==> flow/design.v <==
module alu_top(clk, a, b, op, out, carry_out, over_flow, zero);
input clk;
input [31:0] a, b;
input [2:0] op;
output reg [31:0] out;
output reg carry_out, over_flow, zero;
reg [31:0] a_r, b_r;
reg [2:0] op_r;
wire [31:0] alu_out;
wire alu_carry_out, alu_over_flow, alu_zero;
ALU alu_core(a_r, b_r, op_r, alu_out, alu_carry_out, alu_over_flow, alu_zero);
always @(posedge clk) begin
	a_r <= a;
	b_r <= b;
	op_r <= op;
	out <= alu_out;
	carry_out <= alu_carry_out;
	over_flow <= alu_over_flow;
	zero <= alu_zero;
end
endmodule

module xorgate(a, b, out);
output[31:0] out;
input wire[31:0] a, b;
generate  
genvar index;
for (index = 0; index<32; index = index + 1)
	begin: xorgen
		xor xor1(out[index], a[index], b[index]);
	end
endgenerate
endmodule
module andgate(a, b, out);
output[31:0] out;
input[31:0] a, b;
generate  
genvar index;
for (index = 0; index<32; index = index + 1)
	begin: andgen
		and and1(out[index], a[index], b[index]);  
	end
endgenerate
endmodule
module orgate(a, b, out);
output[31:0] out;
input[31:0] a, b;
generate  
genvar index;
for (index = 0; index<32; index = index + 1)
	begin: orgen
		or or1(out[index], a[index], b[index]);
	end
endgenerate
endmodule
module adder(sum, carryout, a, b, carryin);
output sum, carryout;
input a, b, carryin;
xor sumbit(sum, a, b, carryin);
and bc(b_c, b, carryin);
and ac(a_c, a, carryin);
and ab(a_b, a, b);
or cout(carryout, b_c, a_c, a_b);
endmodule
module adder32Bit(addo, carryout, over_flow, A, B, carry_in);
output[31:0] addo;  
output carryout;  
output over_flow;  
input[31:0] A;  
input[31:0] B;  
input carry_in;
wire[31:0] carry_oarray;
adder adder_init (addo[0], carry_oarray[0], A[0], B[0], carry_in);
adder adder1 (addo[1], carry_oarray[1], A[1], B[1], carry_oarray[0]);
generate  
genvar index;
for (index = 2; index<32; index = index + 1)
	begin: add32b
	adder addergen (addo[index], carry_oarray[index], A[index], B[index], carry_oarray[index-1]);
	end
endgenerate
assign carryout = carry_oarray[31];
wire abxor, abcoutxor;
xor xor1(abxor, A[31], B[31]);
xor xor2(abcoutxor, carryout, abxor);
xor xor3(over_flow, addo[31], abcoutxor);
endmodule 
module slt(sum, overflow, slto);
input[31:0] sum;
input overflow;
output slto;
xor slt_xor(slto, sum[31], overflow);
endmodule
module structuralMultiplexer(out, mux_command, ando, oro, xoro, addo, slto);
output[31:0] out;
input[2:0] mux_command;  
input[31:0] ando;  
input[31:0] oro;  
input[31:0] xoro;  
input[31:0] addo;  
input slto;  
wire[2:0] inv_command;
wire[31:0] enableand, enableor, enablexor, enableadd;  
wire enableslt;  
not notCommand0(inv_command[0], mux_command[0]);  
not notCommand1(inv_command[1], mux_command[1]);
not notCommand2(inv_command[2], mux_command[2]);
and slt_and(enableslt, slto, inv_command[2], mux_command[1], inv_command[0]);
generate
genvar index;
for (index = 0; index<32; index = index + 1)
	begin: muxgen 
		and ando_and(enableand[index], ando[index], inv_command[2], mux_command[1], mux_command[0]);  
		and oro_and(enableor[index], oro[index], mux_command[2], inv_command[1], inv_command[0]);  
		and xoro_and(enablexor[index], xoro[index], inv_command[2], inv_command[1], mux_command[0]);  
		and addo_and(enableadd[index], addo[index], inv_command[2], inv_command[1], inv_command[0]);  
		or or1(out[index], enableand[index],  enableor[index], enablexor[index], enableadd[index], enableslt);  
	end
endgenerate
endmodule
module LUT(mux_command, a_inv, b_inv, carry_in, allow_overflow, addr);
output reg[2:0] mux_command;
output reg a_inv;
output reg b_inv;
output reg carry_in;
output reg allow_overflow;
input[2:0] addr;
always @ (addr) begin
	case(addr)
	3'd0: begin mux_command = 3'b000; a_inv = 0; b_inv = 0; carry_in = 0; allow_overflow = 1; end  
	3'd1: begin mux_command = 3'b000; a_inv = 0; b_inv = 1; carry_in = 1; allow_overflow = 1; end  
	3'd2: begin mux_command = 3'b001; a_inv = 0; b_inv = 0; carry_in = 0; allow_overflow = 1; end  
	3'd3: begin mux_command = 3'b010; a_inv = 0; b_inv = 1; carry_in = 1; allow_overflow = 0; end  
	3'd4: begin mux_command = 3'b011; a_inv = 0; b_inv = 0; carry_in = 0; allow_overflow = 1; end  
	3'd6: begin mux_command = 3'b011; a_inv = 1; b_inv = 1; carry_in = 0; allow_overflow = 1; end  
	3'd7: begin mux_command = 3'b100; a_inv = 0; b_inv = 0; carry_in = 0; allow_overflow = 1; end  
	3'd5: begin mux_command = 3'b100; a_inv = 1; b_inv = 1; carry_in = 0; allow_overflow = 1; end  
default: $display("Please check inputs");
endcase
end
endmodule
module ALU(a, b, addr, out, carry_out, over_flow, zero);
input[31:0] a, b;
input[2:0] addr;  
output[31:0] out;
output carry_out, over_flow, zero;
wire carry_in, b_inv;  
wire a_inv, allow_overflow;  
wire[2:0] mux_command;
wire[31:0] A, B;  
wire[31:0] addo, xoro, ando, oro;
wire slto;
LUT lookuptable(mux_command, a_inv, b_inv, carry_in, allow_overflow, addr);
generate
genvar index;
for (index = 0; index<32; index = index + 1)
	begin: abinv_gen
		xor a_invgen(A[index], a[index], a_inv);  
		xor b_invgen(B[index], b[index], b_inv);  
	end
endgenerate
andgate and_gate(A, B, ando);  
orgate or_gate(A, B, oro);  
xorgate xor_gate(A, B, xoro);  
adder32Bit add_gate(addo, carry_out, over_flow, A, B, carry_in);  
slt slt_gate(addo, over_flow, slto);
and allowoverflow_and(overflow, over_flow, allow_overflow);
structuralMultiplexer mux_structure(out, mux_command, ando, oro, xoro, addo, slto);
wire[31:0] equal;
generate  
genvar index1;
for (index1 = 0; index1 <32; index1 = index1+1)begin
                nor nor1(equal[index1], out[index1], 0);
end
endgenerate
and and1(zero, equal[0], equal[1], equal[2], equal[3],equal[4],equal[5],equal[6],equal[7],equal[8],equal[9],equal[10],equal[11],equal[12],equal[13],equal[14],equal[15],equal[16],equal[17],equal[18],equal[19],equal[20],equal[21],equal[22],equal[23],equal[24],equal[25],equal[26],equal[27],equal[28],equal[29],equal[30],equal[31]);
endmodule
export LEC_CHECK = 0
export CAP_MARGIN = 10
export CELL_PAD_IN_SITES_DETAIL_PLACEMENT = 1
export CORE_ASPECT_RATIO = 1.53
export CORE_MARGIN = 2
export CORE_UTILIZATION = 40
export HOLD_SLACK_MARGIN = 0.18
export PLACE_DENSITY_LB_ADDON = 0.17
export SLEW_MARGIN = 25
export TNS_END_PERCENT = 80
create_clock -name core_clock -period 14.5 [get_ports {clk}]
run.sh (not shown) runs the stock make flow with config.mk's settings and CLKGATE_MAP_FILE=.
Edit:
- CAP_MARGIN: 10 -> 20
- CELL_PAD_IN_SITES_DETAIL_PLACEMENT: 1 -> not set
- CORE_ASPECT_RATIO: 1.53 -> not set
- HOLD_SLACK_MARGIN: 0.18 -> not set
- PLACE_DENSITY_LB_ADDON: 0.17 -> not set
- SLEW_MARGIN: 25 -> 20
- TNS_END_PERCENT: 80 -> not set
- clock period: 14.5 -> 21.7 ns (I/O delays scaled with it)
The new run finished clean; power came out lower by 37%; wire length fell by 22%; non-clock buffer count fell by 29; register-to-register slack gets better by 4.4 ns; area after synthesis is unchanged.

========
== oak ==
Starts from the design.v that is shown in full above.
==> flow/config.mk <==
export PLATFORM = sky130hd
export DESIGN_NAME = alu_top
export DESIGN_NICKNAME = alu_top
export VERILOG_FILES = /design/flow/design.v
export SDC_FILE = /design/flow/constraint.sdc
export NUM_CORES = 4
export LEC_CHECK = 0
export ABC_AREA = 1
export CAP_MARGIN = 10
export CELL_PAD_IN_SITES_DETAIL_PLACEMENT = 1
export CORE_ASPECT_RATIO = 1.53
export CORE_MARGIN = 2
export CORE_UTILIZATION = 40
export HOLD_SLACK_MARGIN = 0.18
export PLACE_DENSITY = 0.54
export SLEW_MARGIN = 25
export TNS_END_PERCENT = 95
==> flow/constraint.sdc <==
create_clock -name core_clock -period 14.5 [get_ports {clk}]
set_input_delay 2.9000 -clock core_clock [delete_from_list [all_inputs] [get_ports {clk}]]
set_output_delay 2.9000 -clock core_clock [all_outputs]
set_load 0.01 [all_outputs]
oak finished every step from synthesis to the final layout, and the layout passed the timing, DRC and antenna checks.
The following lists how pine was set up differently from oak:
- swapping 95 for 10 in TNS_END_PERCENT
- clearing ABC_AREA, which used to be 1
- swapping 10 for 20 in CAP_MARGIN
- clearing CORE_ASPECT_RATIO, which used to be 1.53
- clearing PLACE_DENSITY, which used to be 0.54
- clearing HOLD_SLACK_MARGIN, which used to be 0.18
- swapping 25 for 20 in SLEW_MARGIN
==> results <==
- oak finished all stages; the layout is clean.
- pine | stages: all done | timing, DRC, antenna: all pass
- Delta (pine minus oak): switching power of the nets rose by 6.4%, amount of wire on met2 after detailed routing shows a reduction of about 10%, non-clock buffer count fell by 0.76%, vias per cell up 7.5%.
- Comparing area of the multi-input gates for oak and pine, the smaller number came from oak.
- DRC violation count after routing: oak vs pine identical
- Re chip area in the Yosys report: oak was lower than pine.
- From oak to pine the numbers moved as follows: final critical-path share of the clock period now larger; latest clock arrival within the worst-skew pair flat.
#### Input delta (birch over pine)
- CELL_PAD_IN_SITES_DETAIL_PLACEMENT removed (was 1)
- TNS_END_PERCENT removed (was 10)
==> results <==
- Row final hold slack: birch higher / pine lower
- Relative to pine, cell-internal power decreased by 1.0% in birch.
- As far as DRC violation count after routing goes, birch and pine are indistinguishable; the numbers are identical.

========
run 1:
// alu_top: RTL as listed in full above, without the edits since
make LEC_CHECK=0 ABC_AREA=0 CAP_MARGIN=20 CELL_PAD_IN_SITES_DETAIL_PLACEMENT=0 CELL_PAD_IN_SITES_GLOBAL_PLACEMENT=0 CORE_ASPECT_RATIO=0.5 CORE_MARGIN=8 CORE_UTILIZATION=36 CTS_CLUSTER_DIAMETER=397 CTS_CLUSTER_SIZE=20 GPL_ROUTABILITY_DRIVEN=0 MAX_ROUTING_LAYER=met4 PLACE_DENSITY=0.35 SETUP_SLACK_MARGIN=-0.23 SLEW_MARGIN=20 TNS_END_PERCENT=50 finish   # period 14.1 ns
Run 1 has completed all stages; timing, DRC and antenna checks passed.
--- input diff run 1..run 2 ---
# run 1
export LEC_CHECK = 0
export ABC_AREA = 0
export CAP_MARGIN = 20
export CELL_PAD_IN_SITES_DETAIL_PLACEMENT = 0
export CELL_PAD_IN_SITES_GLOBAL_PLACEMENT = 0
export CORE_ASPECT_RATIO = 0.5
export CORE_MARGIN = 8
export CORE_UTILIZATION = 36
export CTS_CLUSTER_DIAMETER = 397
export CTS_CLUSTER_SIZE = 20
export GPL_ROUTABILITY_DRIVEN = 0
export MAX_ROUTING_LAYER = met4
export PLACE_DENSITY = 0.35
export SETUP_SLACK_MARGIN = -0.23
export SLEW_MARGIN = 20
export TNS_END_PERCENT = 50
create_clock -name core_clock -period 14.1 [get_ports {clk}]
# run 2
export LEC_CHECK = 0
export ABC_AREA = 1
export CAP_MARGIN = 0
export CELL_PAD_IN_SITES_DETAIL_PLACEMENT = 0
export CELL_PAD_IN_SITES_GLOBAL_PLACEMENT = 0
export CORE_ASPECT_RATIO = 1.03
export CORE_MARGIN = 2
export CORE_UTILIZATION = 72
export CTS_CLUSTER_DIAMETER = 397
export CTS_CLUSTER_SIZE = 20
export GPL_ROUTABILITY_DRIVEN = 0
export MAX_ROUTING_LAYER = met4
export PLACE_DENSITY_LB_ADDON = 0.16
export SETUP_SLACK_MARGIN = -0.37
export SLEW_MARGIN = 20
export TNS_END_PERCENT = 50
create_clock -name core_clock -period 12.4 [get_ports {clk}]
Results
Run 2: aborted in global routing (5_1_grt) (tool error). Relative to run 1, XOR/XNOR share of the synthesized area has increased by 0.33 points in run 2. Run 2 gives more synthesized instance count than run 1 did. In run 2, area fraction in mux cells is lower than in run 1. Simple-gate portion of the synthesized area, run 2 and run 1, higher one = run 2.
The following lists how run 3 was set up differently from run 2:
# run 2
export LEC_CHECK = 0
export ABC_AREA = 1
export CAP_MARGIN = 0
export CELL_PAD_IN_SITES_DETAIL_PLACEMENT = 0
export CELL_PAD_IN_SITES_GLOBAL_PLACEMENT = 0
export CORE_ASPECT_RATIO = 1.03
export CORE_MARGIN = 2
export CORE_UTILIZATION = 72
export CTS_CLUSTER_DIAMETER = 397
export CTS_CLUSTER_SIZE = 20
export GPL_ROUTABILITY_DRIVEN = 0
export MAX_ROUTING_LAYER = met4
export PLACE_DENSITY_LB_ADDON = 0.16
export SETUP_SLACK_MARGIN = -0.37
export SLEW_MARGIN = 20
export TNS_END_PERCENT = 50
create_clock -name core_clock -period 12.4 [get_ports {clk}]
# run 3
export LEC_CHECK = 0
export ABC_AREA = 1
export CAP_MARGIN = 20
export CELL_PAD_IN_SITES_DETAIL_PLACEMENT = 0
export CELL_PAD_IN_SITES_GLOBAL_PLACEMENT = 0
export CORE_ASPECT_RATIO = 1.76
export CORE_MARGIN = 2
export CORE_UTILIZATION = 70
export CTS_CLUSTER_DIAMETER = 397
export CTS_CLUSTER_SIZE = 20
export GPL_ROUTABILITY_DRIVEN = 0
export MAX_ROUTING_LAYER = met4
export PLACE_DENSITY_LB_ADDON = 0.16
export SETUP_SLACK_MARGIN = -0.37
export SLEW_MARGIN = 20
export TNS_END_PERCENT = 50
create_clock -name core_clock -period 13.5 [get_ports {clk}]
Findings:
The layout from run 3, despite a flow that completed every stage, fails the layout checks, with the failing checks listed as setup timing.
Against run 2, run 3 comes in 18 lower on placed cell count.
Setup slack after placement essentially unchanged between run 2 and run 3.
Going from run 2 to run 3, the die area was enlarged.
The overall die height of run 3 is higher than that of run 2.
Input-level comparison between run 4 and run 3:
# run 3
export LEC_CHECK = 0
export ABC_AREA = 1
export CAP_MARGIN = 20
export CELL_PAD_IN_SITES_DETAIL_PLACEMENT = 0
export CELL_PAD_IN_SITES_GLOBAL_PLACEMENT = 0
export CORE_ASPECT_RATIO = 1.76
export CORE_MARGIN = 2
export CORE_UTILIZATION = 70
export CTS_CLUSTER_DIAMETER = 397
export CTS_CLUSTER_SIZE = 20
export GPL_ROUTABILITY_DRIVEN = 0
export MAX_ROUTING_LAYER = met4
export PLACE_DENSITY_LB_ADDON = 0.16
export SETUP_SLACK_MARGIN = -0.37
export SLEW_MARGIN = 20
export TNS_END_PERCENT = 50
create_clock -name core_clock -period 13.5 [get_ports {clk}]
# run 4
export LEC_CHECK = 0
export ABC_AREA = 0
export CAP_MARGIN = 20
export CELL_PAD_IN_SITES_DETAIL_PLACEMENT = 0
export CELL_PAD_IN_SITES_GLOBAL_PLACEMENT = 0
export CORE_ASPECT_RATIO = 1.76
export CORE_MARGIN = 2
export CORE_UTILIZATION = 72
export CTS_CLUSTER_DIAMETER = 139
export CTS_CLUSTER_SIZE = 20
export GPL_ROUTABILITY_DRIVEN = 0
export MAX_ROUTING_LAYER = met4
export PLACE_DENSITY_LB_ADDON = 0.16
export SETUP_SLACK_MARGIN = -0.37
export SLEW_MARGIN = 20
export TNS_END_PERCENT = 50
create_clock -name core_clock -period 13.5 [get_ports {clk}]
[summary]
Run 4 did not finish; a tool error ended it in global routing (5_1_grt). In run 4 the die size turned out 0.63% higher than in run 3. Run 3 → run 4: post-synthesis sequential area ratio dropped 1.2 points; number of buffers created by CTS flat; synthesis-stage register bit count barely changed; post-synth area from yosys stat rose 210 sq um. Run 3 has higher number of instances in the synthesized netlist than run 4. Number of gates resized after CTS for run 4: 6 down relative to run 3. Run 4: cell count in the Yosys report lower than run 3. Relative to run 3, number of placed cells counting well taps has decreased by 24 in run 4. On minimum setup slack after placement: run 4 sits below run 3. Floorplan-stage core utilization, run 4 and run 3: lower on run 3.
Power figures rest on the tool's default switching activity, not on a simulated workload.
